$ cat flow/constraint.sdc
create_clock -name core_clock -period 13.9 [get_ports {clk}]
set_input_delay 2.7800 -clock core_clock [delete_from_list [all_inputs] [get_ports {clk}]]
set_output_delay 2.7800 -clock core_clock [all_outputs]
set_load 0.01 [all_outputs]
$ cat flow/run.sh
#!/bin/bash
# the make line also repeats each setting of config.mk as NAME=value (left out here)
make -C /OpenROAD-flow-scripts/flow DESIGN_CONFIG=/design/flow/config.mk WORK_HOME=/design/flow/orfs CLKGATE_MAP_FILE= finish
$ cat flow/config.mk
export PLATFORM = sky130hd
export DESIGN_NAME = fft16
export DESIGN_NICKNAME = fft16
export VERILOG_FILES = /design/flow/design.v
export SDC_FILE = /design/flow/constraint.sdc
export NUM_CORES = 4
export LEC_CHECK = 0
export ABC_AREA = 1
export CAP_MARGIN = 35
export CELL_PAD_IN_SITES_DETAIL_PLACEMENT = 2
export CORE_MARGIN = 8
export CORE_UTILIZATION = 28
export GPL_ROUTABILITY_DRIVEN = 1
export GPL_TIMING_DRIVEN = 1
export HOLD_SLACK_MARGIN = 0.02
export MAX_ROUTING_LAYER = met4
export MIN_ROUTING_LAYER = met2
export PLACE_DENSITY_LB_ADDON = 0.28
export SETUP_SLACK_MARGIN = 2.27
export SLEW_MARGIN = 0
$ cat flow/design.v
module mux #(parameter ADDR_WIDTH = 16) (
    output reg  [ADDR_WIDTH -1 :0] out,
    input  wire [ADDR_WIDTH -1 :0] a,
    input  wire [ADDR_WIDTH -1 :0] b,
    input  wire                    sel
);
always @(*) begin
    if (sel) begin
        out = a;
    end
    else begin
        out = b;
    end
end
endmodule
module demux #(parameter ADDR_WIDTH = 16) (
    output reg  [ADDR_WIDTH -1 :0] out1,
    output reg  [ADDR_WIDTH -1 :0] out2,
    input  wire [ADDR_WIDTH -1 :0] in,
    input  wire                    sel
);
always @(*) begin
    out1 = 'd0;
    out2 = 'd0;
    if (sel) begin
        out1 = in;
    end
    else begin
        out2 = in;
    end
end
endmodule
module RoundSaturate #(parameter    IN_WORD_LENGTH    = 9,  IN_INT_LENGTH    = 0, IN_FLOAT_LENGTH    = 8, 
                                    OUT_WORD_LENGTH   = 8, OUT_INT_LENGTH   = 0, OUT_FLOAT_LENGTH   = 7) (
    output reg  signed [OUT_WORD_LENGTH-1:0] i_round_saturated,
    output reg  signed [OUT_WORD_LENGTH-1:0] q_round_saturated,
    input  wire signed [IN_WORD_LENGTH -1:0] i_in,
    input  wire signed [IN_WORD_LENGTH -1:0] q_in
);
wire round_half_up_i;
wire round_half_up_q;
reg saturate_i;
reg saturate_q;
generate
    if (OUT_INT_LENGTH) begin
        assign round_half_up_i    = i_in[IN_FLOAT_LENGTH - OUT_FLOAT_LENGTH -1] && (~i_in[IN_FLOAT_LENGTH + OUT_INT_LENGTH -1 : IN_FLOAT_LENGTH - OUT_FLOAT_LENGTH ]);
        assign round_half_up_q    = q_in[IN_FLOAT_LENGTH - OUT_FLOAT_LENGTH -1] && (~q_in[IN_FLOAT_LENGTH + OUT_INT_LENGTH -1 : IN_FLOAT_LENGTH - OUT_FLOAT_LENGTH ]);
    end
    else begin
        assign round_half_up_i    = i_in[IN_FLOAT_LENGTH - OUT_FLOAT_LENGTH -1] && (~i_in[IN_FLOAT_LENGTH -1 : IN_FLOAT_LENGTH - OUT_FLOAT_LENGTH]); 
        assign round_half_up_q    = q_in[IN_FLOAT_LENGTH - OUT_FLOAT_LENGTH -1] && (~q_in[IN_FLOAT_LENGTH -1 : IN_FLOAT_LENGTH - OUT_FLOAT_LENGTH]);
    end
endgenerate
generate
        if (IN_INT_LENGTH>0 && OUT_INT_LENGTH >0) begin
            always @(*) begin                   
                i_round_saturated = round_half_up_i + {i_in[IN_WORD_LENGTH -1] ,    i_in[IN_FLOAT_LENGTH + OUT_INT_LENGTH -1 : IN_FLOAT_LENGTH ] ,   i_in[ IN_FLOAT_LENGTH -1 : IN_FLOAT_LENGTH - OUT_FLOAT_LENGTH ]};
                q_round_saturated = round_half_up_q + {q_in[IN_WORD_LENGTH -1] ,    q_in[IN_FLOAT_LENGTH + OUT_INT_LENGTH -1 : IN_FLOAT_LENGTH ] ,   q_in[ IN_FLOAT_LENGTH -1 : IN_FLOAT_LENGTH - OUT_FLOAT_LENGTH ]};
                if (i_in[IN_WORD_LENGTH -1]) begin
                    if (!(i_in[IN_FLOAT_LENGTH + IN_INT_LENGTH -1 : IN_FLOAT_LENGTH] == 'd0 || i_in[IN_INT_LENGTH  + IN_FLOAT_LENGTH -1 : IN_FLOAT_LENGTH + OUT_INT_LENGTH] == { ( IN_INT_LENGTH - OUT_INT_LENGTH ) {1'b1} }  )) begin
                        i_round_saturated = {i_in[IN_WORD_LENGTH -1] , { (OUT_WORD_LENGTH -1) {1'b0}} } ;
                    end
                end
                else begin
                    if (i_in[IN_INT_LENGTH  + IN_FLOAT_LENGTH -1 : IN_FLOAT_LENGTH + OUT_INT_LENGTH] ) begin
                       i_round_saturated [OUT_WORD_LENGTH -2:0] = { (OUT_WORD_LENGTH -1) {1'b1}} ;
                    end
                end
                if (q_in[IN_WORD_LENGTH -1]) begin
                    if ((!(q_in[IN_FLOAT_LENGTH + IN_INT_LENGTH -1 : IN_FLOAT_LENGTH] == 'd0 || q_in[IN_INT_LENGTH  + IN_FLOAT_LENGTH -1 : IN_FLOAT_LENGTH + OUT_INT_LENGTH] == { ( IN_INT_LENGTH - OUT_INT_LENGTH ) {1'b1} }  ))) begin
                        q_round_saturated = {q_in[IN_WORD_LENGTH -1] , { (OUT_WORD_LENGTH -1) {1'b0}} } ;
                    end
                end
                else begin
                    if (q_in[IN_INT_LENGTH + IN_FLOAT_LENGTH -1 : IN_FLOAT_LENGTH + OUT_INT_LENGTH]) begin
                       q_round_saturated [OUT_WORD_LENGTH -2:0] = { (OUT_WORD_LENGTH -1) {1'b1}};
                    end
                end 
                if (i_in == { (IN_WORD_LENGTH -1) {1'b1}}) begin
                    i_round_saturated = { (OUT_WORD_LENGTH -1) {1'b0}} ;
                end
                if (q_in == { (IN_WORD_LENGTH -1) {1'b1}}) begin
                    q_round_saturated = { (OUT_WORD_LENGTH -1) {1'b0}};
                end
            end
        end
        else if ((IN_INT_LENGTH>0) && (OUT_INT_LENGTH == 0)) begin
            always @(*) begin
                i_round_saturated = round_half_up_i + {i_in[IN_WORD_LENGTH -1] ,   i_in[ IN_FLOAT_LENGTH -1 : IN_FLOAT_LENGTH - OUT_FLOAT_LENGTH ]};
                q_round_saturated = round_half_up_q + {q_in[IN_WORD_LENGTH -1] ,   q_in[ IN_FLOAT_LENGTH -1 : IN_FLOAT_LENGTH - OUT_FLOAT_LENGTH ]};
                if (i_in[IN_WORD_LENGTH -1]) begin
                    if (!(&i_in[IN_FLOAT_LENGTH + IN_INT_LENGTH -1 : IN_FLOAT_LENGTH])) begin
                        i_round_saturated = {i_in[IN_WORD_LENGTH -1] , { (OUT_WORD_LENGTH -1) {1'b0}} };
                    end
                    if (&i_in[IN_FLOAT_LENGTH + IN_INT_LENGTH -1 : IN_FLOAT_LENGTH - OUT_FLOAT_LENGTH -1]) begin
                        i_round_saturated = { (OUT_WORD_LENGTH -1) {1'b0}};
                    end
                end
                else begin
                    if (i_in[IN_INT_LENGTH  + IN_FLOAT_LENGTH -1 : IN_FLOAT_LENGTH ]) begin
                       i_round_saturated [OUT_WORD_LENGTH -2:0] = { (OUT_WORD_LENGTH -1) {1'b1}}; 
                    end
                    if (&i_in[IN_FLOAT_LENGTH + IN_INT_LENGTH -1 : IN_FLOAT_LENGTH - OUT_FLOAT_LENGTH]) begin
                        i_round_saturated = { (OUT_WORD_LENGTH -1) {1'b1}};
                    end
                end
                if (q_in[IN_WORD_LENGTH -1]) begin
                    if (!(&q_in[IN_FLOAT_LENGTH + IN_INT_LENGTH -1 : IN_FLOAT_LENGTH])) begin
                        q_round_saturated = {q_in[IN_WORD_LENGTH -1] , { (OUT_WORD_LENGTH -1) {1'b0}} };
                    end
                    if (&q_in[IN_FLOAT_LENGTH + IN_INT_LENGTH -1 : IN_FLOAT_LENGTH - OUT_FLOAT_LENGTH -1]) begin
                        q_round_saturated = {(OUT_WORD_LENGTH -1){1'b0}};
                    end
                end
                else begin
                    if (q_in[IN_INT_LENGTH + IN_FLOAT_LENGTH -1 : IN_FLOAT_LENGTH]) begin
                       q_round_saturated [OUT_WORD_LENGTH -2:0] = { (OUT_WORD_LENGTH -1) {1'b1}};
                    end
                    if (&q_in[IN_FLOAT_LENGTH + IN_INT_LENGTH -1 : IN_FLOAT_LENGTH - OUT_FLOAT_LENGTH]) begin
                        q_round_saturated = {(OUT_WORD_LENGTH -1){1'b1}};
                    end
                end  
            end
        end
        else begin
            always @(*) begin
                i_round_saturated =   round_half_up_i +  {i_in[IN_WORD_LENGTH -1] ,i_in[ IN_FLOAT_LENGTH -1 : IN_FLOAT_LENGTH - OUT_FLOAT_LENGTH ]};
                q_round_saturated =   round_half_up_q +  {q_in[IN_WORD_LENGTH -1] ,q_in[ IN_FLOAT_LENGTH -1 : IN_FLOAT_LENGTH - OUT_FLOAT_LENGTH ]};
                if (&i_in[1+ IN_FLOAT_LENGTH -1 : IN_FLOAT_LENGTH - OUT_FLOAT_LENGTH -1]) begin
                    i_round_saturated = { (OUT_WORD_LENGTH -1) {1'b0}};
                end
                if (&q_in[1+ IN_FLOAT_LENGTH -1 : IN_FLOAT_LENGTH - OUT_FLOAT_LENGTH -1]) begin
                    q_round_saturated = { (OUT_WORD_LENGTH -1) {1'b0}};
                end
            end
        end
endgenerate
endmodule
module cmplx_mul #(parameter    IN1_WORD_LENGTH = 16, IN1_INT_LENGTH = 0, IN1_FLOAT_LENGTH = 15,         
                                IN2_WORD_LENGTH = 5,  IN2_INT_LENGTH = 0, IN2_FLOAT_LENGTH = 4,         
                                OUT_WORD_LENGTH = 12, OUT_INT_LENGTH = 0, OUT_FLOAT_LENGTH = 11 ) (     
    output wire signed [OUT_WORD_LENGTH-1:0]    out_i,
    output wire signed [OUT_WORD_LENGTH-1:0]    out_q,
    input  wire signed [IN1_WORD_LENGTH-1:0]    in1_i,
    input  wire signed [IN1_WORD_LENGTH-1:0]    in1_q,
    input  wire signed [IN2_WORD_LENGTH-1:0]    in2_i,
    input  wire signed [IN2_WORD_LENGTH-1:0]    in2_q
);
reg signed [1 + IN1_INT_LENGTH + IN2_INT_LENGTH + 2 + IN1_FLOAT_LENGTH + IN2_FLOAT_LENGTH -1:0] mul_i;
reg signed [1 + IN1_INT_LENGTH + IN2_INT_LENGTH + 2 + IN1_FLOAT_LENGTH + IN2_FLOAT_LENGTH -1:0] mul_q;
reg signed [IN2_WORD_LENGTH-1 +1 :0]    temp1;  
reg signed [IN1_WORD_LENGTH-1 +1 :0]    temp2;  
reg signed [IN1_WORD_LENGTH-1 +1 :0]    temp3;  
reg signed [1 + IN1_INT_LENGTH + IN2_INT_LENGTH + 1 + IN1_FLOAT_LENGTH + IN2_FLOAT_LENGTH -1:0]    temp11;  
reg signed [1 + IN1_INT_LENGTH + IN2_INT_LENGTH + 1 + IN1_FLOAT_LENGTH + IN2_FLOAT_LENGTH -1:0]    temp22; 
reg signed [1 + IN1_INT_LENGTH + IN2_INT_LENGTH + 1 + IN1_FLOAT_LENGTH + IN2_FLOAT_LENGTH -1:0]    temp33; 
always @(*) begin
        temp1 = in2_i + in2_q;
        temp2 = in1_i + in1_q;
        temp3 = in1_q - in1_i;
        temp11 = temp1 * in1_i;
        temp22 = temp2 * in2_q;
        temp33 = temp3 * in2_i;
        mul_i = temp11 - temp22;
        mul_q = temp11 + temp33;
end
RoundSaturate #(    .IN_WORD_LENGTH(1 + IN1_INT_LENGTH + IN2_INT_LENGTH + 2 + IN1_FLOAT_LENGTH + IN2_FLOAT_LENGTH) ,
                    .IN_INT_LENGTH(IN1_INT_LENGTH + IN2_INT_LENGTH + 2),
                    .IN_FLOAT_LENGTH(IN1_FLOAT_LENGTH + IN2_FLOAT_LENGTH),
                    .OUT_WORD_LENGTH(OUT_WORD_LENGTH), 
                    .OUT_INT_LENGTH(OUT_INT_LENGTH), 
                    .OUT_FLOAT_LENGTH(OUT_FLOAT_LENGTH) ) U0_RoundSaturate (
    .i_in(mul_i),
    .q_in(mul_q),
    .i_round_saturated(out_i),
    .q_round_saturated(out_q)
);
endmodule
module radix2 #(parameter   SAMPLE_WORD_LENGTH  = 8, SAMPLE_INT_LENGTH  = 0, SAMPLE_FLOAT_LENGTH  = 7, 
                            TWIDDLE_WORD_LENGTH = 8, TWIDDLE_INT_LENGTH = 0, TWIDDLE_FLOAT_LENGTH = 7) (
    output reg  signed [SAMPLE_WORD_LENGTH -1 :0] out1_i_reg,
    output reg  signed [SAMPLE_WORD_LENGTH -1 :0] out1_q_reg,
    output reg  signed [SAMPLE_WORD_LENGTH -1 :0] out2_i_reg,
    output reg  signed [SAMPLE_WORD_LENGTH -1 :0] out2_q_reg,
    input  wire signed [SAMPLE_WORD_LENGTH -1 :0] in1_i,
    input  wire signed [SAMPLE_WORD_LENGTH -1 :0] in1_q,
    input  wire signed [SAMPLE_WORD_LENGTH -1 :0] in2_i,
    input  wire signed [SAMPLE_WORD_LENGTH -1 :0] in2_q,
    input  wire signed [TWIDDLE_WORD_LENGTH-1 :0] twiddle1_i,
    input  wire signed [TWIDDLE_WORD_LENGTH-1 :0] twiddle1_q,
    input  wire signed [TWIDDLE_WORD_LENGTH-1 :0] twiddle2_i,
    input  wire signed [TWIDDLE_WORD_LENGTH-1 :0] twiddle2_q,
    input  wire                                   ff_en,
    input  wire                                   rst,
    input  wire                                   clk
);
reg  signed [SAMPLE_WORD_LENGTH+1 -1 :0] adder_i_out1,adder_q_out1,adder_i_out2,adder_q_out2;
wire signed [SAMPLE_WORD_LENGTH   -1 :0] out1_i,out1_q,out2_i,out2_q;
always @(posedge clk or negedge rst) begin
    if (!rst) begin
        out1_i_reg <= 'd0;
        out1_q_reg <= 'd0;
        out2_i_reg <= 'd0;
        out2_q_reg <= 'd0;
    end
    else begin
        if (ff_en) begin
            out1_i_reg <= out1_i;
            out1_q_reg <= out1_q;
            out2_i_reg <= out2_i;
            out2_q_reg <= out2_q;
        end
    end
end
always @(*) begin
    adder_i_out1  = in1_i + in2_i;
    adder_q_out1  = in1_q + in2_q;
    adder_i_out2  = in1_i - in2_i;
    adder_q_out2  = in1_q - in2_q;
end
cmplx_mul #(    .IN1_WORD_LENGTH(SAMPLE_WORD_LENGTH+1) , .IN1_INT_LENGTH(SAMPLE_INT_LENGTH+1) , .IN1_FLOAT_LENGTH(SAMPLE_FLOAT_LENGTH ) ,
                .IN2_WORD_LENGTH(TWIDDLE_WORD_LENGTH ) , .IN2_INT_LENGTH(TWIDDLE_INT_LENGTH ) , .IN2_FLOAT_LENGTH(TWIDDLE_FLOAT_LENGTH) ,
                .OUT_WORD_LENGTH(SAMPLE_WORD_LENGTH  ) , .OUT_INT_LENGTH(SAMPLE_INT_LENGTH  ) , .OUT_FLOAT_LENGTH(SAMPLE_FLOAT_LENGTH ) ) 
U1 (
    .out_i (out1_i),
    .out_q (out1_q),
    .in1_i (adder_i_out1),
    .in1_q (adder_q_out1),
    .in2_i (twiddle1_i),
    .in2_q (twiddle1_q)
);
cmplx_mul #(    .IN1_WORD_LENGTH(SAMPLE_WORD_LENGTH+1) , .IN1_INT_LENGTH(SAMPLE_INT_LENGTH+1) , .IN1_FLOAT_LENGTH(SAMPLE_FLOAT_LENGTH ) ,
                .IN2_WORD_LENGTH(TWIDDLE_WORD_LENGTH ) , .IN2_INT_LENGTH(TWIDDLE_INT_LENGTH ) , .IN2_FLOAT_LENGTH(TWIDDLE_FLOAT_LENGTH) ,
                .OUT_WORD_LENGTH(SAMPLE_WORD_LENGTH  ) , .OUT_INT_LENGTH(SAMPLE_INT_LENGTH  ) , .OUT_FLOAT_LENGTH(SAMPLE_FLOAT_LENGTH ) ) 
U2 (                    
    .out_i (out2_i),
    .out_q (out2_q),
    .in1_i (adder_i_out2),
    .in1_q (adder_q_out2),
    .in2_i (twiddle2_i),
    .in2_q (twiddle2_q)
);
endmodule
module fifo #(parameter WORD_LENGTH  = 8, FIFO_DEPTH = 8) (
    output reg  signed [WORD_LENGTH         -1 : 0] data_out,
    output wire                                     empty,
    output wire                                     full,
    output wire        [$clog2(FIFO_DEPTH)  -1 : 0] r_ptr_reg,
    output wire        [$clog2(FIFO_DEPTH)  -1 : 0] w_ptr_reg,
    input  wire signed [WORD_LENGTH         -1 : 0] data_in,
    input  wire                                     w_en,
    input  wire                                     r_en,
    input  wire                                     fft_done,
    input  wire                                     rst,
    input  wire                                     clk
);
localparam PTR_WIDTH = $clog2(FIFO_DEPTH)+1;
reg signed  [WORD_LENGTH -1 : 0] fifo [FIFO_DEPTH -1 : 0];
reg         [PTR_WIDTH   -1 : 0] w_ptr,w_ptr_temp;
reg         [PTR_WIDTH   -1 : 0] r_ptr,r_ptr_temp;
wire                             write;
wire                             read;
always @(posedge clk or negedge rst) begin
    if (!rst) begin
        data_out  <= 'd0;
        w_ptr_temp <= 'd0;
        r_ptr_temp <= 'd0;
    end
    else begin
        w_ptr_temp <= w_ptr;
        r_ptr_temp <= r_ptr;
        if (write) begin
            fifo[w_ptr_temp[PTR_WIDTH-2:0]] <= data_in;
        end
        if (read) begin
            data_out <= fifo[r_ptr_temp[PTR_WIDTH-2:0]];
        end
    end
end
always @(*) begin
    w_ptr = w_ptr_temp;
    r_ptr = r_ptr_temp;
    if (write) begin
        w_ptr = w_ptr_temp + 1'b1;
    end
    if (fft_done) begin
        r_ptr = 'd0;
    end else if (read) begin
        r_ptr = r_ptr_temp + 1'b1;
    end
end
assign full  = (w_ptr_temp[PTR_WIDTH-2:0] == r_ptr_temp[PTR_WIDTH-2:0]) &&  (w_ptr_temp[PTR_WIDTH-1] ^ r_ptr_temp[PTR_WIDTH-1]);
assign empty = (r_ptr_temp == w_ptr_temp);
assign write = w_en && !full;
assign read  = r_en && !empty;
assign w_ptr_reg = w_ptr_temp[$clog2(FIFO_DEPTH)-1 : 0];
assign r_ptr_reg = r_ptr_temp[$clog2(FIFO_DEPTH)-1 : 0];
endmodule
module twiddles #(parameter TWIDDLE_WORD_LENGTH = 8, TWIDDLE_INT_LENGTH = 0, TWIDDLE_FLOAT_LENGTH = 7) (
    output reg  signed  [TWIDDLE_WORD_LENGTH -1 : 0] twiddle_i_reg,
    output reg  signed  [TWIDDLE_WORD_LENGTH -1 : 0] twiddle_q_reg,
    input  wire         [3                   -1 : 0] address,
    input  wire         clk,
    input  wire         rst
);
reg signed [TWIDDLE_WORD_LENGTH -1 : 0] twiddle_i;
reg signed [TWIDDLE_WORD_LENGTH -1 : 0] twiddle_q;
always @(posedge clk or negedge rst) begin
    if (!rst) begin
        twiddle_i_reg <= 'd0;
        twiddle_q_reg <= 'd0;
    end
    else begin
        twiddle_i_reg <= twiddle_i;
        twiddle_q_reg <= twiddle_q;
    end
end
always @(*) begin
    case (address)
        'd0 :   begin 
                    twiddle_i = 8'b01111111; 
                    twiddle_q = 8'b00000000; 
                end
        'd1 :   begin
                    twiddle_i = 8'b01110110;  
                    twiddle_q = 8'b11001111;  
                end
        'd2 :   begin
                    twiddle_i = 8'b01011011;
                    twiddle_q = 8'b10100101;
                end 
        'd3 :   begin
                    twiddle_i = 8'b00110001;  
                    twiddle_q = 8'b10001010;  
                end
        'd4 :   begin
                    twiddle_i = 8'b00000000; 
                    twiddle_q = 8'b10000000; 
                end 
        'd5 :   begin
                    twiddle_i = 8'b11001111; 
                    twiddle_q = 8'b10001010; 
                end 
        'd6 :   begin
                    twiddle_i = 8'b10100101; 
                    twiddle_q = 8'b10100101; 
                end 
        'd7 :   begin
                    twiddle_i = 8'b10001010; 
                    twiddle_q = 8'b11001111; 
                end   
    endcase
end
endmodule
module ctrl #( parameter FIFO_DEPTH = 8) (
    output reg   [3                  -1:0]  twiddle_addr,
    output reg   [5                  -1:0]  counter_r,
    output reg                              fifo1_w_en,
    output reg                              fifo2_w_en,
    output reg                              twiddle_sel,
    output reg                              fifo1_r_en,
    output reg                              fifo2_r_en,
    output wire                             stage_num,
    output wire                             fft_done,
    output wire                             stage4,
    output wire                             idle,
    input  wire  [$clog2(FIFO_DEPTH)  -1:0] r_ptr1,
    input  wire  [$clog2(FIFO_DEPTH)  -1:0] r_ptr2,
    input  wire  [$clog2(FIFO_DEPTH)  -1:0] w_ptr1,
    input  wire  [$clog2(FIFO_DEPTH)  -1:0] w_ptr2,
    input  wire                             fft_strt,
    input  wire                             fifo1_full,
    input  wire                             fifo2_full,
    input  wire                             fifo1_empty,
    input  wire                             fifo2_empty,
    input  wire                             rst,
    input  wire                             clk
);
reg [3 -1 : 0] current_state,next_state;
reg [5 -1 : 0] counter;
reg [2 -1 : 0] stg2_counter,stg2_counter_r;
reg stage1_done, stage2_done, stage3_done, stage4_done ;
localparam  IDLE   = 3'b000,
            STAGE1 = 3'b001,
            STAGE2 = 3'b010,
            STAGE3 = 3'b011,
            STAGE4 = 3'b100;
always @(posedge clk or negedge rst) begin
    if (!rst) begin
        current_state  <= 'd0;
        counter_r      <= 'd0;
        stg2_counter_r <= 'd0;
    end
    else begin
        current_state  <= next_state;
        counter_r      <= counter;
        stg2_counter_r <= stg2_counter;
    end
end
always @(*) begin
    case (current_state)
        IDLE :      begin
                        if (fft_strt) begin
                            next_state = STAGE1;
                            counter = counter_r + 'd1;
                        end
                        else begin
                            next_state = IDLE;
                            counter    = 'd0;
                        end
                        stg2_counter   =  'd0;
                        twiddle_sel    = 1'b1;
                        twiddle_addr   =  'd0;
                        fifo1_w_en     =  'd0;
                        fifo2_w_en     =  'd0;
                        fifo1_r_en     =  'd0;
                        fifo2_r_en     =  'd0;
                        stage1_done    = 1'b0;
                        stage2_done    = 1'b0;
                        stage3_done    = 1'b0;
                        stage4_done    = 1'b0;
                    end
        STAGE1:     begin
                        stage1_done  = (w_ptr2 == 'd8);
                        stage2_done  = 1'b0;
                        stage3_done  = 1'b0;
                        stage4_done  = 1'b0;
                        twiddle_sel  = 1'b0;
                        stg2_counter =  'd0;
                        if (stage1_done) begin
                            next_state = STAGE2;
                            counter    = 'd31;
                        end
                        else begin
                            next_state = STAGE1;
                            counter    = counter_r + 1'b1;
                        end
                        if (counter_r[1:0] == 'd2) begin
                            twiddle_addr = 'd4;
                        end
                        else begin
                            twiddle_addr = 'd0;
                        end
                        fifo1_w_en  =  counter_r[1] && (w_ptr1 != 'd8);
                        fifo2_w_en  = ~counter_r[1] && (counter_r != 'd1);
                        fifo1_r_en  =  'd0;
                        fifo2_r_en  =  'd0; 
                    end
        STAGE2:     begin
                        stage1_done = 1'b0;
                        stage2_done = (r_ptr2 == 'd9) ;
                        stage3_done = 1'b0;
                        stage4_done = 1'b0;
                        if (stage2_done) begin
                            next_state = STAGE3;
                            counter    = 'd0;
                            stg2_counter = 'd0;
                        end
                        else begin
                            next_state = STAGE2;
                            counter    = counter_r + 1'b1;
                            if (stg2_counter_r < 'd3) begin  
                                stg2_counter = stg2_counter_r + 1'b1;
                            end
                            else begin
                                stg2_counter = stg2_counter_r;
                            end
                        end
                        case (counter_r[2:0])
                            'd3:  twiddle_addr = 'd0;
                            'd4:  twiddle_addr = 'd4;
                            'd5:  twiddle_addr = 'd2;
                            'd6:  twiddle_addr = 'd6; 
                            default: twiddle_addr = 'd0;
                        endcase
                        if (counter_r[2:0] > 'd5 ) begin
                            twiddle_sel  = ~counter_r[0];
                        end
                        else begin
                            twiddle_sel  = !(|counter_r[2:0]);
                        end
                        fifo1_w_en   = (counter_r[2:0] > 'd1) && (counter_r[2:0] < 'd6); 
                        fifo2_w_en   = ((counter_r[2:0] > 'd5) || (counter_r[2:0] < 'd2)) && (stg2_counter_r > 'd2);  
                        fifo1_r_en   =  counter_r[0];
                        fifo2_r_en   = ~counter_r[0];
                    end
        STAGE3:     begin
                        stage1_done  = 1'b0;
                        stage2_done  = 1'b0;
                        stage3_done  = (w_ptr2 == 'd7);
                        stage4_done  = 1'b0;
                        if (stage3_done) begin
                            next_state = STAGE4;
                            counter = 'd0;
                        end
                        else begin
                            next_state = STAGE3;
                            counter = counter_r + 'd1;
                        end
                        case (counter_r)
                            'd06:    twiddle_addr = 'd4;
                            'd07:    twiddle_addr = 'd2;
                            'd08:    twiddle_addr = 'd6;
                            'd09:    twiddle_addr = 'd1;
                            'd10:    twiddle_addr = 'd5;
                            'd11:    twiddle_addr = 'd3;
                            'd12:    twiddle_addr = 'd7;
                            default: twiddle_addr = 'd0;
                        endcase
                        stg2_counter =  'd0;
                        if (counter_r > 'd5) begin
                            twiddle_sel  = ~counter_r[0];
                        end 
                        else begin
                            twiddle_sel  = !(|counter_r);
                        end
                        fifo1_w_en   =  (counter_r < 'd8); 
                        fifo2_w_en   =  (counter_r > 'd7) && (counter_r < 'd16);
                        fifo1_r_en   =  counter_r[0];
                        fifo2_r_en   = ~counter_r[0];
                    end
        STAGE4:     begin
                        stage1_done  = 1'b0;
                        stage2_done  = 1'b0;
                        stage3_done  = 1'b0;
                        stage4_done  = (w_ptr2 == 'd0);
                        if (stage4_done) begin
                            next_state  = IDLE;
                            counter     = 'd0;
                        end
                        else begin
                            next_state  = STAGE4;
                            counter     = counter_r + 'd1;
                        end
                        twiddle_addr = 'd0;
                        twiddle_sel  = 'd0;
                        stg2_counter = 'd0;
                        fifo1_w_en   =  (counter_r < 'd8); 
                        fifo2_w_en   =  (counter_r > 'd7) && (counter_r < 'd16);
                        fifo1_r_en   =  counter_r[0];
                        fifo2_r_en   = ~counter_r[0];
                    end
        default:    begin
                        stage1_done  = 1'b0;
                        stage2_done  = 1'b0;
                        stage3_done  = 1'b0;
                        stage4_done  = 1'b0;
                        next_state   = IDLE;
                        counter      = 'd0;
                        twiddle_addr = 'd0;
                        twiddle_sel  = 'd0;
                        stg2_counter = 'd0;
                        fifo1_w_en   = 1'b0; 
                        fifo2_w_en   = 1'b0;
                        fifo1_r_en   = 1'b0;
                        fifo2_r_en   = 1'b0;
        end
    endcase
end
assign stage_num = (current_state[1] | current_state[2]);  
assign fft_done  = stage4_done;
assign stage4    = (current_state == STAGE4);
assign idle      = (current_state == IDLE);
endmodule
module fft #(parameter SAMPLE_WORD_LENGTH  = 8, SAMPLE_INT_LENGTH  = 0, SAMPLE_FLOAT_LENGTH  = 7, FIFO_DEPTH = 16) (
    output wire signed [SAMPLE_WORD_LENGTH -1 : 0]  fifo1_dout_i,
    output wire signed [SAMPLE_WORD_LENGTH -1 : 0]  fifo1_dout_q,
    output wire signed [SAMPLE_WORD_LENGTH -1 : 0]  fifo2_dout_i,
    output wire signed [SAMPLE_WORD_LENGTH -1 : 0]  fifo2_dout_q,
    input  wire signed [SAMPLE_WORD_LENGTH -1 : 0]  din_i,
    input  wire signed [SAMPLE_WORD_LENGTH -1 : 0]  din_q,
    input  wire                                     strt_pulse,
    input  wire                                     valid_in,
    input  wire                                     rst,
    input  wire                                     clk,
    output wire                                     idle,
    output wire                                     res_valid,
    output wire signed [SAMPLE_WORD_LENGTH -1 : 0]  res_i,
    output wire signed [SAMPLE_WORD_LENGTH -1 : 0]  res_q
);
localparam  TWIDDLE_WORD_LENGTH  = 8, 
            TWIDDLE_INT_LENGTH   = 0, 
            TWIDDLE_FLOAT_LENGTH = 7,
            PTR_WIDTH            = $clog2(FIFO_DEPTH);
wire in_sel;
wire signed [SAMPLE_WORD_LENGTH -1 :0] out1_i_reg;
wire signed [SAMPLE_WORD_LENGTH -1 :0] out1_q_reg;
wire signed [SAMPLE_WORD_LENGTH -1 :0] out2_i_reg;
wire signed [SAMPLE_WORD_LENGTH -1 :0] out2_q_reg;
wire signed [SAMPLE_WORD_LENGTH -1 :0] in1_i;
wire signed [SAMPLE_WORD_LENGTH -1 :0] in1_q;
wire signed [SAMPLE_WORD_LENGTH -1 :0] in2_i;
wire signed [SAMPLE_WORD_LENGTH -1 :0] in2_q;
wire signed [SAMPLE_WORD_LENGTH -1 :0] fifo1_din_i;
wire signed [SAMPLE_WORD_LENGTH -1 :0] fifo1_din_q;
wire signed [SAMPLE_WORD_LENGTH -1 :0] fifo2_din_i;
wire signed [SAMPLE_WORD_LENGTH -1 :0] fifo2_din_q;
reg  signed [SAMPLE_WORD_LENGTH -1 :0] din_i_r;
reg  signed [SAMPLE_WORD_LENGTH -1 :0] din_q_r;
wire signed [TWIDDLE_WORD_LENGTH-1 :0] twiddle1_i;
wire signed [TWIDDLE_WORD_LENGTH-1 :0] twiddle1_q;
wire signed [TWIDDLE_WORD_LENGTH-1 :0] twiddle2_i;
wire signed [TWIDDLE_WORD_LENGTH-1 :0] twiddle2_q;
wire signed [SAMPLE_WORD_LENGTH -1 :0] in_i,in_fb_i;
wire signed [SAMPLE_WORD_LENGTH -1 :0] in_q,in_fb_q;
reg valid_in_r,valid_in_r_r,valid_in_r_r_r,strt_pulse_r;
wire [5                  -1 : 0] counter;
wire [SAMPLE_WORD_LENGTH -1 : 0] temp_i, temp_q;
wire [PTR_WIDTH          -1 : 0] r_ptr1,r_ptr2,w_ptr1,w_ptr2;
mux #(.ADDR_WIDTH(SAMPLE_WORD_LENGTH)) mux_U3 (
    .out(in_fb_i),
    .a  (fifo2_dout_i),
    .b  (fifo1_dout_i),
    .sel(counter[0])
);
mux #(.ADDR_WIDTH(SAMPLE_WORD_LENGTH)) mux_U4 (
    .out(in_fb_q),
    .a  (fifo2_dout_q),
    .b  (fifo1_dout_q),
    .sel(counter[0])
);
wire stage_num;
mux #(.ADDR_WIDTH(SAMPLE_WORD_LENGTH)) mux_U5 (
    .out(in_i),
    .a  (in_fb_i),
    .b  (din_i_r),
    .sel(stage_num)
);
mux #(.ADDR_WIDTH(SAMPLE_WORD_LENGTH)) mux_U6 (
    .out(in_q),
    .a  (in_fb_q),
    .b  (din_q_r),
    .sel(stage_num)
);
demux #(.ADDR_WIDTH(SAMPLE_WORD_LENGTH)) demux_U0 (
    .out1(in2_i ),
    .out2(in1_i ),
    .in  (in_i ),
    .sel (counter[0])
);
demux #(.ADDR_WIDTH(SAMPLE_WORD_LENGTH)) demux_U1 (
    .out1(in2_q ),
    .out2(in1_q ),
    .in  (in_q  ),
    .sel (counter[0])
);
reg signed [TWIDDLE_WORD_LENGTH -1 : 0] twiddle1_i_r,twiddle1_q_r;
reg signed [SAMPLE_WORD_LENGTH  -1 : 0] in1_i_r,in1_q_r;
radix2 #(   .SAMPLE_WORD_LENGTH (SAMPLE_WORD_LENGTH), .SAMPLE_INT_LENGTH (SAMPLE_INT_LENGTH), .SAMPLE_FLOAT_LENGTH (SAMPLE_FLOAT_LENGTH),
            .TWIDDLE_WORD_LENGTH(TWIDDLE_WORD_LENGTH), .TWIDDLE_INT_LENGTH(TWIDDLE_INT_LENGTH), .TWIDDLE_FLOAT_LENGTH(TWIDDLE_FLOAT_LENGTH)) radix2_U0 (
    .out1_i_reg(out1_i_reg),
    .out1_q_reg(out1_q_reg),
    .out2_i_reg(out2_i_reg),
    .out2_q_reg(out2_q_reg),
    .in1_i     (in1_i_r),
    .in1_q     (in1_q_r),
    .in2_i     (in2_i),
    .in2_q     (in2_q),
    .twiddle1_i(twiddle1_i_r),
    .twiddle1_q(twiddle1_q_r),
    .twiddle2_i(twiddle2_i),
    .twiddle2_q(twiddle2_q),
    .ff_en     (counter[0]),
    .rst       (rst),
    .clk       (clk)
);
mux #(.ADDR_WIDTH(SAMPLE_WORD_LENGTH)) mux_U0 (
    .out(temp_i),
    .a  (out2_i_reg),
    .b  (out1_i_reg),
    .sel(counter[0])
);
mux #(.ADDR_WIDTH(SAMPLE_WORD_LENGTH)) mux_U1 (
    .out(temp_q),
    .a  (out2_q_reg ),
    .b  (out1_q_reg ),
    .sel(counter[0])
);
wire [SAMPLE_WORD_LENGTH*2 -1 : 0] fifo1_dout,fifo2_dout;
wire fifo1_full,fifo2_full,fifo1_w_en,fifo2_w_en,fifo1_r_en,fifo2_r_en,fifo1_empty,fifo2_empty;
demux #(.ADDR_WIDTH(SAMPLE_WORD_LENGTH)) demux_U2 (
    .out1(fifo1_din_i),
    .out2(fifo2_din_i),
    .in  (temp_i ),
    .sel (fifo1_w_en)
);
demux #(.ADDR_WIDTH(SAMPLE_WORD_LENGTH)) demux_U3 (
    .out1(fifo1_din_q),
    .out2(fifo2_din_q),
    .in  (temp_q ),
    .sel (fifo1_w_en)
);
wire fft_done;
fifo #(.WORD_LENGTH(2 * SAMPLE_WORD_LENGTH), .FIFO_DEPTH(FIFO_DEPTH)) fifo_U0 (
    .data_out  (fifo1_dout),
    .empty     (fifo1_empty),
    .full      (fifo1_full),
    .r_ptr_reg (r_ptr1),
    .w_ptr_reg (w_ptr1),
    .data_in   ({fifo1_din_i,fifo1_din_q}),
    .w_en      (fifo1_w_en && valid_in_r_r_r),
    .r_en      (fifo1_r_en),
    .fft_done  (fft_done),
    .rst       (rst),
    .clk       (clk)
); 
fifo #(.WORD_LENGTH(2 * SAMPLE_WORD_LENGTH), .FIFO_DEPTH(FIFO_DEPTH)) fifo_U1 (
    .data_out  (fifo2_dout),
    .empty     (fifo2_empty),
    .full      (fifo2_full),
    .r_ptr_reg (r_ptr2),
    .w_ptr_reg (w_ptr2),
    .data_in   ({fifo2_din_i,fifo2_din_q}),
    .w_en      (fifo2_w_en && valid_in_r_r_r),
    .r_en      (fifo2_r_en),
    .fft_done  (fft_done),
    .rst       (rst),
    .clk       (clk)
);
wire [TWIDDLE_WORD_LENGTH -1 : 0] twiddle_i_reg,twiddle_q_reg;
wire [3                   -1 : 0] address;
twiddles #(.TWIDDLE_WORD_LENGTH(TWIDDLE_WORD_LENGTH), .TWIDDLE_INT_LENGTH(TWIDDLE_INT_LENGTH), .TWIDDLE_FLOAT_LENGTH(TWIDDLE_FLOAT_LENGTH) ) twiddles_U0 (
    .twiddle_i_reg (twiddle_i_reg),
    .twiddle_q_reg (twiddle_q_reg),
    .address       (address),
    .clk           (clk),
    .rst           (rst)
);
wire            twiddle_sel;
wire            stage4;
ctrl #(.FIFO_DEPTH (FIFO_DEPTH)) ctrl_U0 (
    .twiddle_addr  (address),
    .counter_r     (counter),
    .fifo1_w_en    (fifo1_w_en),
    .fifo2_w_en    (fifo2_w_en),
    .r_ptr1        (r_ptr1),
    .r_ptr2        (r_ptr2),
    .w_ptr1        (w_ptr1),
    .w_ptr2        (w_ptr2),
    .twiddle_sel   (twiddle_sel),
    .fifo1_r_en    (fifo1_r_en),
    .fifo2_r_en    (fifo2_r_en),
    .stage_num     (stage_num),
    .stage4        (stage4),
    .idle          (idle),
    .fft_done      (fft_done),
    .fft_strt   (strt_pulse_r),
    .fifo1_full    (fifo1_full),
    .fifo2_full    (fifo2_full),
    .fifo1_empty   (fifo1_empty),
    .fifo2_empty   (fifo2_empty),
    .rst           (rst),
    .clk           (clk)
);
demux #(.ADDR_WIDTH(TWIDDLE_WORD_LENGTH)) demux_U4 (
    .out1(twiddle1_i ),
    .out2(twiddle2_i ),
    .in  (twiddle_i_reg),
    .sel (twiddle_sel)
);
demux #(.ADDR_WIDTH(TWIDDLE_WORD_LENGTH)) demux_U5 (
    .out1(twiddle1_q ),
    .out2(twiddle2_q ),
    .in  (twiddle_q_reg),
    .sel (twiddle_sel)
);
always @(posedge clk or negedge rst) begin
    if (!rst) begin
        twiddle1_i_r    <= 'd0;
        twiddle1_q_r    <= 'd0;
        in1_i_r         <= 'd0;
        in1_q_r         <= 'd0;
        din_i_r         <= 'd0;
        din_q_r         <= 'd0;
        valid_in_r      <= 'd0;
        valid_in_r_r    <= 'd0;
        valid_in_r_r_r  <= 'd0;
        strt_pulse_r    <= 'd0;
    end
    else begin
        if (twiddle_sel) begin
            twiddle1_i_r <= twiddle1_i;
            twiddle1_q_r <= twiddle1_q;
        end
        in1_i_r        <= in1_i;
        in1_q_r        <= in1_q;
        din_i_r        <= din_i;
        din_q_r        <= din_q;
        valid_in_r     <= valid_in;
        valid_in_r_r   <= valid_in_r;
        valid_in_r_r_r <= valid_in_r_r;
        strt_pulse_r   <= strt_pulse;
    end
end
assign fifo1_dout_i = $signed(fifo1_dout[2*SAMPLE_WORD_LENGTH -1 : SAMPLE_WORD_LENGTH]);
assign fifo1_dout_q = $signed(fifo1_dout[  SAMPLE_WORD_LENGTH -1 : 0                 ]);
assign fifo2_dout_i = $signed(fifo2_dout[2*SAMPLE_WORD_LENGTH -1 : SAMPLE_WORD_LENGTH]);
assign fifo2_dout_q = $signed(fifo2_dout[  SAMPLE_WORD_LENGTH -1 : 0                 ]);
assign res_valid = stage4 && valid_in_r_r_r && ((fifo1_w_en && !fifo1_full) || (fifo2_w_en && !fifo2_full));
assign res_i     = temp_i;
assign res_q     = temp_q;
endmodule
module fft16 (
    input  wire              clk,
    input  wire              rst_n,
    input  wire              start,
    input  wire signed [8:0] din_i,
    input  wire signed [8:0] din_q,
    output wire              ready,
    output wire              dout_valid,
    output wire signed [8:0] dout_i,
    output wire signed [8:0] dout_q
);
wire signed [8:0] fifo1_dout_i, fifo1_dout_q, fifo2_dout_i, fifo2_dout_q;
fft #(.SAMPLE_WORD_LENGTH(9), .SAMPLE_INT_LENGTH(0), .SAMPLE_FLOAT_LENGTH(8), .FIFO_DEPTH(16)) u_fft (
    .fifo1_dout_i (fifo1_dout_i),
    .fifo1_dout_q (fifo1_dout_q),
    .fifo2_dout_i (fifo2_dout_i),
    .fifo2_dout_q (fifo2_dout_q),
    .din_i        (din_i),
    .din_q        (din_q),
    .strt_pulse   (start),
    .valid_in     (1'b1),
    .rst          (rst_n),
    .clk          (clk),
    .idle         (ready),
    .res_valid    (dout_valid),
    .res_i        (dout_i),
    .res_q        (dout_q)
);
endmodule
==> results of run 1 <==
layout make-up:
cell class	instances	area (µm²)	area share [%]
Antenna cell	25	62.6	0.0999
Sequential cell	744	21500	34.3
Timing Repair Buffer	185	1680	2.69
Clock buffer	111	2320	3.70
Multi-Input combinational cell	3985	29500	47.1
Clock inverter	41	334	0.533
Inverter	1060	4030	6.43
Tap cell	2542	3180	5.08
timing repair:
| action | 4_1_cts | 5_1_grt |
|---|---|---|
| gates cloned | 0 | 3 |
| pin swaps | 0 | 10 |
| endpoints found under the setup margin | 34 | 36 |
| setup buffers | 5 | 28 |
| gates resized | 19 | 155 |
per-stage QoR:
step                      instance area, µm²  utilization [%]  worst slack [ns]  hold slack (ns)
after floorplan                        54600                -              4.01            0.331
after global placement                 58600             30.2              1.79            0.337
after detailed placement               58700             30.2              1.44            0.338
after CTS                              61500             31.7              2.27            0.349
after global routing                   62600             32.2              2.17            0.352
final                                  62600             32.2              2.75            0.350
metal layers:
| layer | vias to the layer above | wire [µm] | track usage [%] |
|---|---|---|---|
| met4 | 0 | 17100 | 5.21 |
| met3 | 1580 | 94500 | 43.1 |
| met2 | 18000 | 112000 | 36.8 |
| met1 | 20400 | 0 | - |
| li1 | 19300 | - | - |
| met5 | - | 0 | - |
==> impl_metrics.csv, run 1 <==
group,metric,value,unit
synth,syn-cell-area,54600,µm²
flow_run,openroad.warnings,88,
synth,synth_seq_share,39.4,%
synth,ys_top_cells_by_area,"edfxtp_1 32%, fa_1 15%, nand2_1 9.5%, ha_1 9.0%, dfrtp_1 7.7%",
worst_setup_path,slowest_stage,"dfrtp_4",
sta,setup_viol,0,
route,drt_pass1_iterations,10,
synth,enable_flop_cells,576,
floorplan,die_w,458,µm
route,num_vias,59200,
worst_setup_path,cp_data_arrival_time,11.78,ns
worst_setup_path,required,14.53,ns
floorplan,ioPinCount,41,
worst_setup_path,r2r-start,"u_fft.ctrl_U0.counter_r[0]$_DFF_PN0_",
synth,async_reset_ff_share,22.6,%
sta,fin_tns_setup,0,ns
worst_hold_path,hold-path-endpoint,"u_fft.valid_in_r_r_r$_DFF_PN0_",
floorplan,die_h,458,µm
placed_design,numPortBuffers,40,
clock_tree,cts_tree,"built",
sta,min_period,11.15,ns
clock_tree,cts_buffer_depth,3,
global_route,grt_max_degree,75,
route,wl,223,mm
floorplan,core_area,194000,µm²
clock_tree,clk_pin_slew_worst_paths,0.07,ns
clock_tree,h-tree-depth,3,
global_route,grt_pass1_vias,70800,
sta,fmax,0.0897,GHz
worst_setup_path,worst-path-stages,54,
synth,xor_share,3.21,%
layout,fin_nets,6885,
synth,synth_top_cell_by_count,"nand2_1",
sta,slew_viol_final,0,
global_route,grt_antenna_before_repair,0,
synth,logic_family,"adder cells",
route,drt-wirelength-per-cell,25.7,µm
placed_design,hpwl,165,mm
synth,fp_nets,6722,
floorplan,placementRows,162,
placed_design,routabilityCongestion,1.09,
clock_tree,clock_sinks,744,
clock_tree,clk_latency,0.72,ns
sta,hold_viol,0,
global_route,overflow,0,
route,drc,0,
worst_setup_path,r2r_cells,54,
global_route,grt_first_pass_wirelength,324,mm
synth,yosysWarningCount,11,
synth,common_cells,"1381 x nand2_1, 1039 x inv_1, 576 x edfxtp_1",
worst_setup_path,start_kind,"flop",
worst_hold_path,hp-start,"u_fft.valid_in_r_r$_DFF_PN0_",
worst_setup_path,endpoint_kind,"flop",
layout,area_growth,14.7,%
sta,finClkSkew,0.0636,ns
synth,mux_share,0.0183,%
worst_setup_path,cpPeakStageDelay,0.57,ns
worst_setup_path,cp_top_family,"simple AND/OR/NAND/NOR gates",
synth,netlist_instances,5897,
layout,fill_cells,21500,
worst_setup_path,reg2reg_slack,2.75,ns
sta,worst_slew_pin_slew,1.09,ns
worst_setup_path,cp-startpoint,"u_fft.ctrl_U0.counter_r[0]$_DFF_PN0_",
placed_design,placed_cells,8472,
worst_setup_path,path_class,"flop to flop",
worst_setup_path,crit_top_cell,"nand2_1",
sta,rsz0062_at_grt,"false",
synth,largest_area_cell,"edfxtp_1",
synth,yosysTopAreaCellShare,31.7,%
clock_tree,ctsHoldBuffers,0,
floorplan,initCoreUtil,28.1,%
layout,stdcell_count,8693,
global_route,grt_usage,32.1,%
worst_setup_path,worstSetupEndpoint,"u_fft.radix2_U0.out2_i_reg[0]$_DFFE_PN0P_",
worst_setup_path,cp_num_buf_inv,10,
synth,adder_share,24.1,%
status,status,"finished clean",
worst_hold_path,min-delay-path-class,"flop to flop",
route,ant_nets,0,
synth,ys_ff,744,
worst_setup_path,worstReg2RegEnd,"u_fft.radix2_U0.out2_i_reg[0]$_DFFE_PN0P_",
sta,maxSlewHeadroom,27.1,%
route,drtIter0Drc,9490,
flow_run,maxCapViolCount,0,
clock_tree,cts_root_buf,"clkbuf_16",
synth,synthDistinctLibCells,70,
synth,syn-mean-instance-area,9.26,µm²
synth,yosys_area,54600,µm²
synth,ys_sh_aoi,7.44,%
synth,ff_type,"edfxtp_1",
worst_hold_path,worstHoldPathCells,0,
synth,yosys_cells,5897,
synth,simple_gate_area_share,17.8,%
route,via_per_inst,6.81,
floorplan,chip_area,209000,µm²
clock_tree,cts_buffers,84,
sta,finalCritPeriodShare,80.2,%
worst_setup_path,critPathMaxFanout,37,
==> inputs of run 2 (changes only) <==
CAP_MARGIN = 20   (was 35)
CELL_PAD_IN_SITES_DETAIL_PLACEMENT = default   (was 2)
CORE_MARGIN = 2   (was 8)
CORE_UTILIZATION = 66   (was 28)
CTS_CLUSTER_DIAMETER = 127   (was default)
GPL_ROUTABILITY_DRIVEN = default   (was 1)
GPL_TIMING_DRIVEN = default   (was 1)
HOLD_SLACK_MARGIN = default   (was 0.02)
MAX_ROUTING_LAYER = default   (was met4)
MIN_ROUTING_LAYER = default   (was met2)
PLACE_DENSITY_LB_ADDON = default   (was 0.28)
SETUP_SLACK_MARGIN = default   (was 2.27)
SLEW_MARGIN = 5   (was 0)
clock period = 8.33 ns   (was 13.9 ns; I/O delays follow)
==> impl_metrics.csv, run 2 <==
group,metric,value,unit
worst_setup_path,endpoint_kind,"flop",
synth,ff_type,"edfxtp_1",
route,met2RoutedLength,79.6,mm
placed_design,hpwl,124,mm
clock_tree,cts_buffers,72,
sta,worst_slew_pin_slew,1.32,ns
synth,largest_area_cell,"edfxtp_1",
global_route,grt_max_degree,79,
sta,min_period,9.47,ns
worst_setup_path,cp_top_family,"adder cells",
worst_setup_path,cp_data_arrival_time,9.99,ns
placed_design,placed_cell_area,63600,µm²
synth,synth_seq_share,39.4,%
layout,fin_nets,7724,
worst_hold_path,hp-start,"u_fft.valid_in_r$_DFF_PN0_",
sta,rsz0062_at_grt,"true",
route,ant_nets,0,
worst_setup_path,reg2reg_slack,-1.14,ns
route,via_per_inst,5.88,
placed_design,place_ws,-1.24,ns
worst_setup_path,worstSetupEndpoint,"u_fft.radix2_U0.out2_q_reg[6]$_DFFE_PN0P_",
clock_tree,clk_latency,0.65,ns
worst_setup_path,cp-startpoint,"u_fft.ctrl_U0.current_state[2]$_DFF_PN0_",
synth,yosysWarningCount,11,
synth,fp_nets,6722,
worst_setup_path,slowest_stage,"fa_1",
synth,xor_share,3.21,%
route,highest_layer,"met5",
worst_hold_path,min-delay-path-class,"flop to flop",
global_route,overflow,0,
route,dr_wl_met3,19.9,mm
synth,ys_sh_aoi,7.44,%
sta,slew_viol_final,0,
layout,area_growth,27.0,%
flow_run,openroad.warnings,92,
clock_tree,cts_tree,"built",
worst_hold_path,hold-path-endpoint,"u_fft.valid_in_r_r$_DFF_PN0_",
worst_setup_path,required,8.85,ns
synth,synth_top_cell_by_count,"nand2_1",
worst_setup_path,crit_top_cell,"inv_2",
placed_design,routabilityCongestion,0.975,
floorplan,die_h,292,µm
route,drc,0,
worst_setup_path,r2r-start,"u_fft.ctrl_U0.current_state[2]$_DFF_PN0_",
clock_tree,cts_buffer_depth,3,
sta,fin_tns_setup,-34.45,ns
worst_setup_path,path_class,"flop to flop",
sta,hold_viol,0,
sta,finClkSkew,0.0454,ns
worst_setup_path,worstReg2RegEnd,"u_fft.radix2_U0.out2_q_reg[6]$_DFFE_PN0P_",
synth,common_cells,"1381 x nand2_1, 1039 x inv_1, 576 x edfxtp_1",
route,drt-wirelength-per-cell,21.4,µm
floorplan,initCoreUtil,66.6,%
synth,netlist_instances,5897,
global_route,grt_antenna_before_repair,5,
status,status,"finished with violations",
clock_tree,clock_sinks,744,
status,so_faults,"setup timing",
route,num_vias,47200,
synth,mux_share,0.0183,%
clock_tree,cts_root_buf,"clkbuf_16",
floorplan,chip_area,85100,µm²
floorplan,placementRows,105,
worst_setup_path,r2r_cells,65,
synth,enable_flop_cells,576,
route,drt_pass1_iterations,6,
synth,yosys_cells,5897,
route,wl,172,mm
worst_hold_path,worstHoldPathCells,0,
worst_setup_path,critPathMaxFanout,6,
route,wl_met1,64.0,mm
synth,async_reset_ff_share,22.6,%
worst_setup_path,worst-path-stages,65,
synth,adder_share,24.1,%
worst_setup_path,start_kind,"flop",
worst_setup_path,cp_num_buf_inv,19,
flow_run,maxCapViolCount,0,
layout,stdcell_area,69300,µm²
synth,simple_gate_area_share,17.8,%
synth,yosysTopAreaCellShare,31.7,%
synth,syn-cell-area,54600,µm²
clock_tree,clk_pin_slew_worst_paths,0.07,ns
route,drtIter0Drc,5319,
synth,syn-mean-instance-area,9.26,µm²
synth,synthDistinctLibCells,70,
global_route,grt_usage,39.6,%
sta,setup_viol,36,
synth,ys_top_cells_by_area,"edfxtp_1 32%, fa_1 15%, nand2_1 9.5%, ha_1 9.0%, dfrtp_1 7.7%",
global_route,grt_first_pass_wirelength,258,mm
synth,ys_ff,744,
worst_setup_path,cpPeakStageDelay,0.56,ns
floorplan,die_w,292,µm
global_route,grt_pass1_vias,46800,
synth,yosys_area,54600,µm²
floorplan,ioPinCount,41,
synth,logic_family,"adder cells",
placed_design,numPortBuffers,40,
sta,setup_ws,-1.14,ns
sta,finalCritPeriodShare,114,%
clock_tree,h-tree-depth,3,
sta,fmax,0.106,GHz
sta,maxSlewHeadroom,12.0,%
floorplan,core_area,82000,µm²
==> run 2: timing repair <==
item	CTS	global route
setup endpoints to repair	36	36
cloned	0	1
hold buffers	0	0
pin swaps	206	183
gates resized	281	286
buffers inserted	61	45
==> run 2: metrics by stage <==
step	std cells	utilization (%)	hold slack [ns]
3_3_place_gp	7774	77.6	0.332
4_1_cts	7968	82.6	0.354
3_5_place_dp	7775	77.6	0.340
6_report	8030	84.6	0.362
2_1_floorplan	5897	-	0.331
5_1_grt	8027	84.6	0.367
==> run 2: cell type report <==
class | instances | area (µm²)
fill | 4603 | 12600
timing repair buffer | 1037 | 8170
clock buffer | 89 | 1900
inverter | 1060 | 4040
tap | 1070 | 1340
clock inverter | 43 | 463
sequential | 744 | 21500
antenna | 3 | 7.51
multi-input combinational | 3984 | 31900
==> run 2: per-layer routing <==
| layer | global-route usage (%) | vias up |
|---|---|---|
| met1 | 53.3 | 22700 |
| met5 | 0 | - |
| li1 | - | 21100 |
| met3 | 8.19 | 575 |
| met2 | 63.2 | 2867 |
| met4 | 16.7 | 2 |
==> inputs of run 3 (changes only) <==
ABC_AREA = default   (was 1)
CAP_MARGIN = 5   (was 20)
CORE_UTILIZATION = 72   (was 66)
CTS_CLUSTER_DIAMETER = default   (was 127)
SLEW_MARGIN = 20   (was 5)
clock period = 5.98 ns   (was 8.33 ns; I/O delays follow)
==> impl_metrics.csv, run 3 <==
group,metric,value,unit
status,status,"finished with violations",
route,drt-wirelength-per-cell,32.8,µm
sta,fmax,0.0928,GHz
sta,maxSlewHeadroom,-49.8,%
flow_run,maxCapViolCount,2,
global_route,grt_usage,51.5,%
worst_setup_path,critPathMaxFanout,6,
worst_setup_path,r2r_cells,48,
synth,ys_ff,744,
worst_setup_path,crit_top_cell,"buf_4",
layout,area_growth,27.9,%
synth,syn-cell-area,52900,µm²
floorplan,placementRows,99,
status,so_faults,"capacitance limit, slew limit, setup timing",
route,wl,224,mm
route,via_per_inst,7.37,
clock_tree,cts_root_buf,"clkbuf_16",
worst_setup_path,required,6.52,ns
worst_hold_path,hp-start,"u_fft.valid_in_r$_DFF_PN0_",
synth,simple_gate_area_share,11.4,%
floorplan,die_h,275,µm
sta,min_period,10.78,ns
sta,hold_viol,0,
sta,setup_ws,-4.80,ns
floorplan,die_w,275,µm
layout,fill_cells,2241,
worst_setup_path,reg2reg_slack,-4.80,ns
sta,rsz0062_at_grt,"true",
worst_setup_path,path_class,"flop to flop",
worst_setup_path,start_kind,"flop",
worst_setup_path,cp_num_buf_inv,8,
synth,synthDistinctLibCells,107,
synth,yosysWarningCount,11,
synth,mux_share,0.771,%
worst_setup_path,r2r-start,"u_fft.ctrl_U0.current_state[1]$_DFF_PN0_",
clock_tree,h-tree-depth,3,
clock_tree,cts_buffers,72,
clock_tree,cts_buffer_depth,3,
global_route,grt_antenna_before_repair,24,
synth,yosys_cells,4821,
clock_tree,clk_pin_slew_worst_paths,0.07,ns
floorplan,initCoreUtil,72.6,%
sta,worst_slew_pin_slew,2.22,ns
sta,setup_viol,36,
sta,whs,0.376,ns
synth,yosys_area,52900,µm²
worst_hold_path,min-delay-path-class,"flop to flop",
route,num_vias,50200,
synth,netlist_instances,4821,
synth,synth_seq_share,40.6,%
floorplan,ioPinCount,41,
worst_hold_path,worstHoldPathCells,0,
synth,logic_family,"adder cells",
synth,yosysTopAreaCellShare,32.7,%
worst_setup_path,worstReg2RegEnd,"u_fft.radix2_U0.out1_q_reg[7]$_DFFE_PN0P_",
global_route,grt_max_degree,73,
clock_tree,clk_latency,0.71,ns
layout,fin_nets,6599,
worst_setup_path,endpoint_kind,"flop",
clock_tree,clock_sinks,744,
placed_design,routabilityCongestion,0.989,
synth,adder_share,24.9,%
clock_tree,cts_tree,"built",
global_route,grt_first_pass_wirelength,286,mm
worst_setup_path,worstSetupEndpoint,"u_fft.radix2_U0.out1_q_reg[7]$_DFFE_PN0P_",
worst_setup_path,cp_data_arrival_time,11.32,ns
synth,xor_share,4.91,%
route,drc,0,
clock_tree,ctsHoldBuffers,0,
synth,syn-mean-instance-area,11.0,µm²
synth,enable_flop_cells,576,
synth,common_cells,"659 x inv_1, 576 x edfxtp_1, 410 x fa_1",
worst_setup_path,cp-startpoint,"u_fft.ctrl_U0.current_state[1]$_DFF_PN0_",
synth,ys_top_cells_by_area,"edfxtp_1 33%, fa_1 16%, ha_1 9.3%, dfrtp_1 7.9%, inv_1 4.7%",
placed_design,numPortBuffers,40,
route,drt_pass1_iterations,14,
synth,fp_nets,5646,
worst_hold_path,hold-path-endpoint,"u_fft.valid_in_r_r$_DFF_PN0_",
worst_setup_path,cp_top_family,"adder cells",
global_route,grt_pass1_vias,48100,
route,drtIter0Drc,10100,
route,ant_nets,0,
sta,finClkSkew,0.0510,ns
synth,largest_area_cell,"edfxtp_1",
synth,ys_sh_aoi,11.5,%
worst_setup_path,slowest_stage,"fa_1",
worst_setup_path,worst-path-stages,48,
sta,finalCritPeriodShare,180,%
synth,ff_type,"edfxtp_1",
flow_run,openroad.warnings,93,
global_route,overflow,0,
sta,slew_viol_final,13,
floorplan,chip_area,75700,µm²
worst_setup_path,cpPeakStageDelay,0.57,ns
floorplan,core_area,72800,µm²
synth,synth_top_cell_by_count,"inv_1",
placed_design,hpwl,121,mm
synth,async_reset_ff_share,22.6,%
## run 3: what timing repair did
item | 4_1_cts | 5_1_grt
endpoints found under the setup margin | 36 | 36
gates resized | 261 | 334
gates cloned | 2 | 0
pin swaps | 158 | 272
buffers inserted | 56 | 76
## run 3: cell type report
type | instances | area, µm² | area share [%]
tap | 959 | 1200 | 1.77
timing repair buffer | 1031 | 8170 | 12.1
antenna | 23 | 57.6 | 0.0850
clock buffer | 99 | 1950 | 2.89
sequential | 744 | 21500 | 31.8
clock inverter | 34 | 428 | 0.632
inverter | 660 | 2500 | 3.70
multi-input combinational | 3265 | 31900 | 47.1
## run 3: metrics by stage
step | setup WS (ns) | instances | area [µm²] | utilization, % | TNS (ns)
after floorplan | -3.64 | 4821 | 53700 | - | -117.16
after global placement | -3.81 | 6534 | 61300 | 84.2 | -128.05
after detailed placement | -4.09 | 6534 | 61300 | 84.2 | -135.80
after CTS | -3.82 | 6723 | 65400 | 89.8 | -122.88
after global routing | -4.84 | 6797 | 67600 | 92.9 | -157.05
final | -4.80 | 6815 | 67700 | 92.9 | -153.37
## run 3: layer usage
metal	track usage (%)	wire, µm
met5	0.564	484
met4	39.7	28100
met3	19.9	38600
met2	77.1	91900
met1	60.0	64600
==> inputs of run 4 (changes only) <==
ABC_AREA = 1   (was default)
CAP_MARGIN = 20   (was 5)
CORE_UTILIZATION = 67   (was 72)
clock period = 9.38 ns   (was 5.98 ns; I/O delays follow)
==> impl_metrics.csv, run 4 <==
group,metric,value,unit
floorplan,initCoreUtil,67.8,%
worst_setup_path,worstSetupEndpoint,"u_fft.radix2_U0.out2_i_reg[7]$_DFFE_PN0P_",
layout,fill_cells,4056,
route,ant_nets,0,
status,status,"finished with violations",
synth,common_cells,"1381 x nand2_1, 1039 x inv_1, 576 x edfxtp_1",
sta,maxSlewHeadroom,15.5,%
sta,finalCritPeriodShare,104,%
clock_tree,clk_latency,0.67,ns
sta,whs,0.356,ns
clock_tree,clock_sinks,744,
sta,worst_slew_pin_slew,1.24,ns
layout,stdcell_count,7982,
synth,syn-mean-instance-area,9.26,µm²
route,wl,186,mm
sta,rsz0062_at_grt,"true",
synth,xor_share,3.21,%
sta,min_period,9.73,ns
synth,adder_share,24.1,%
global_route,overflow,0,
global_route,grt_pass1_vias,47900,
synth,netlist_instances,5897,
synth,synth_seq_share,39.4,%
worst_setup_path,cpPeakStageDelay,0.55,ns
worst_hold_path,hold-path-endpoint,"u_fft.valid_in_r_r$_DFF_PN0_",
synth,synthDistinctLibCells,70,
worst_hold_path,min-delay-path-class,"flop to flop",
synth,logic_family,"adder cells",
worst_setup_path,r2r-start,"u_fft.ctrl_U0.current_state[1]$_DFF_PN0_",
synth,ff_type,"edfxtp_1",
synth,yosysWarningCount,11,
worst_setup_path,worstReg2RegEnd,"u_fft.radix2_U0.out2_i_reg[7]$_DFFE_PN0P_",
placed_design,routabilityCongestion,1.04,
floorplan,die_h,289,µm
route,drt-wirelength-per-cell,23.3,µm
synth,ys_ff,744,
synth,mux_share,0.0183,%
global_route,grt_antenna_before_repair,14,
route,num_vias,48700,
flow_run,maxCapViolCount,0,
synth,largest_area_cell,"edfxtp_1",
layout,sequential_cell_area,21500,µm²
worst_setup_path,cp-startpoint,"u_fft.ctrl_U0.current_state[1]$_DFF_PN0_",
placed_design,placed_cell_area,62200,µm²
global_route,grt_first_pass_wirelength,264,mm
synth,synth_top_cell_by_count,"nand2_1",
synth,ys_sh_aoi,7.44,%
clock_tree,cts_tree,"built",
floorplan,die_w,289,µm
route,drt_pass1_iterations,11,
layout,finish.utilization,86.5,%
synth,yosys_area,54600,µm²
synth,yosysTopAreaCellShare,31.7,%
worst_setup_path,crit_top_cell,"nand2_2",
worst_hold_path,worstHoldPathCells,0,
synth,ys_top_cells_by_area,"edfxtp_1 32%, fa_1 15%, nand2_1 9.5%, ha_1 9.0%, dfrtp_1 7.7%",
layout,stdcell_area,69700,µm²
placed_design,numPortBuffers,40,
route,drtIter0Drc,5360,
clock_tree,clk_pin_slew_worst_paths,0.07,ns
global_route,grt_usage,41.6,%
flow_run,openroad.warnings,93,
sta,fin_tns_setup,-3.84,ns
route,via_per_inst,6.10,
worst_setup_path,start_kind,"flop",
worst_setup_path,slowest_stage,"fa_1",
global_route,grt_max_degree,71,
status,so_faults,"setup timing",
synth,syn-cell-area,54600,µm²
layout,fin_nets,7681,
layout,area_growth,27.6,%
sta,hold_viol,0,
floorplan,ioPinCount,41,
clock_tree,cts_root_buf,"clkbuf_16",
synth,fp_nets,6722,
worst_hold_path,hp-start,"u_fft.valid_in_r$_DFF_PN0_",
synth,simple_gate_area_share,17.8,%
clock_tree,cts_buffers,74,
floorplan,placementRows,104,
worst_setup_path,r2r_cells,58,
placed_design,placed_cells,7695,
sta,setup_viol,31,
worst_setup_path,cp_num_buf_inv,15,
clock_tree,cts_buffer_depth,3,
worst_setup_path,worst-path-stages,58,
layout,comb_area,32600,µm²
synth,async_reset_ff_share,22.6,%
clock_tree,ctsHoldBuffers,0,
sta,fmax,0.103,GHz
worst_setup_path,reg2reg_slack,-0.35,ns
route,drc,0,
synth,enable_flop_cells,576,
worst_setup_path,required,9.91,ns
worst_setup_path,cp_data_arrival_time,10.26,ns
worst_setup_path,path_class,"flop to flop",
floorplan,chip_area,83800,µm²
worst_setup_path,endpoint_kind,"flop",
sta,finClkSkew,0.0454,ns
clock_tree,h-tree-depth,3,
worst_setup_path,cp_top_family,"adder cells",
sta,slew_viol_final,0,
placed_design,hpwl,126,mm
worst_setup_path,critPathMaxFanout,6,
synth,yosys_cells,5897,
sta,setup_ws,-0.349,ns
floorplan,core_area,80500,µm²
==> run 4: final cells by class <==
| type | count | share of cell area [%] |
|---|---|---|
| antenna | 8 | 0.0287 |
| clock buffer | 94 | 2.82 |
| clock inverter | 40 | 0.549 |
| inverter | 1060 | 5.81 |
| multi-input combinational | 3984 | 46.7 |
| sequential | 744 | 30.9 |
| tap | 1060 | 1.90 |
| timing repair buffer | 992 | 11.3 |
==> run 4: timing repair <==
| item | in CTS | in global routing |
|---|---|---|
| gates cloned | 1 | 2 |
| resized | 182 | 795 |
| pin swaps | 107 | 421 |
| setup buffers | 62 | 94 |
| setup endpoints to repair | 36 | 36 |
==> run 4: through the flow <==
step                      worst slack [ns]
after floorplan                    -0.0156
after global placement              -0.446
after detailed placement            -0.525
after CTS                          -0.0113
after global routing                -0.657
final                               -0.349
==> run 4: layer usage <==
metal / up-vias / part of all wire (%) / track usage [%]
li1: 21000 / - / -
met1: 23200 / 34 / 52.1
met2: 3532 / 46 / 66.3
met3: 941 / 13 / 13.1
met4: 12 / 6.4 / 19.8
met5: - / 0.042 / 0
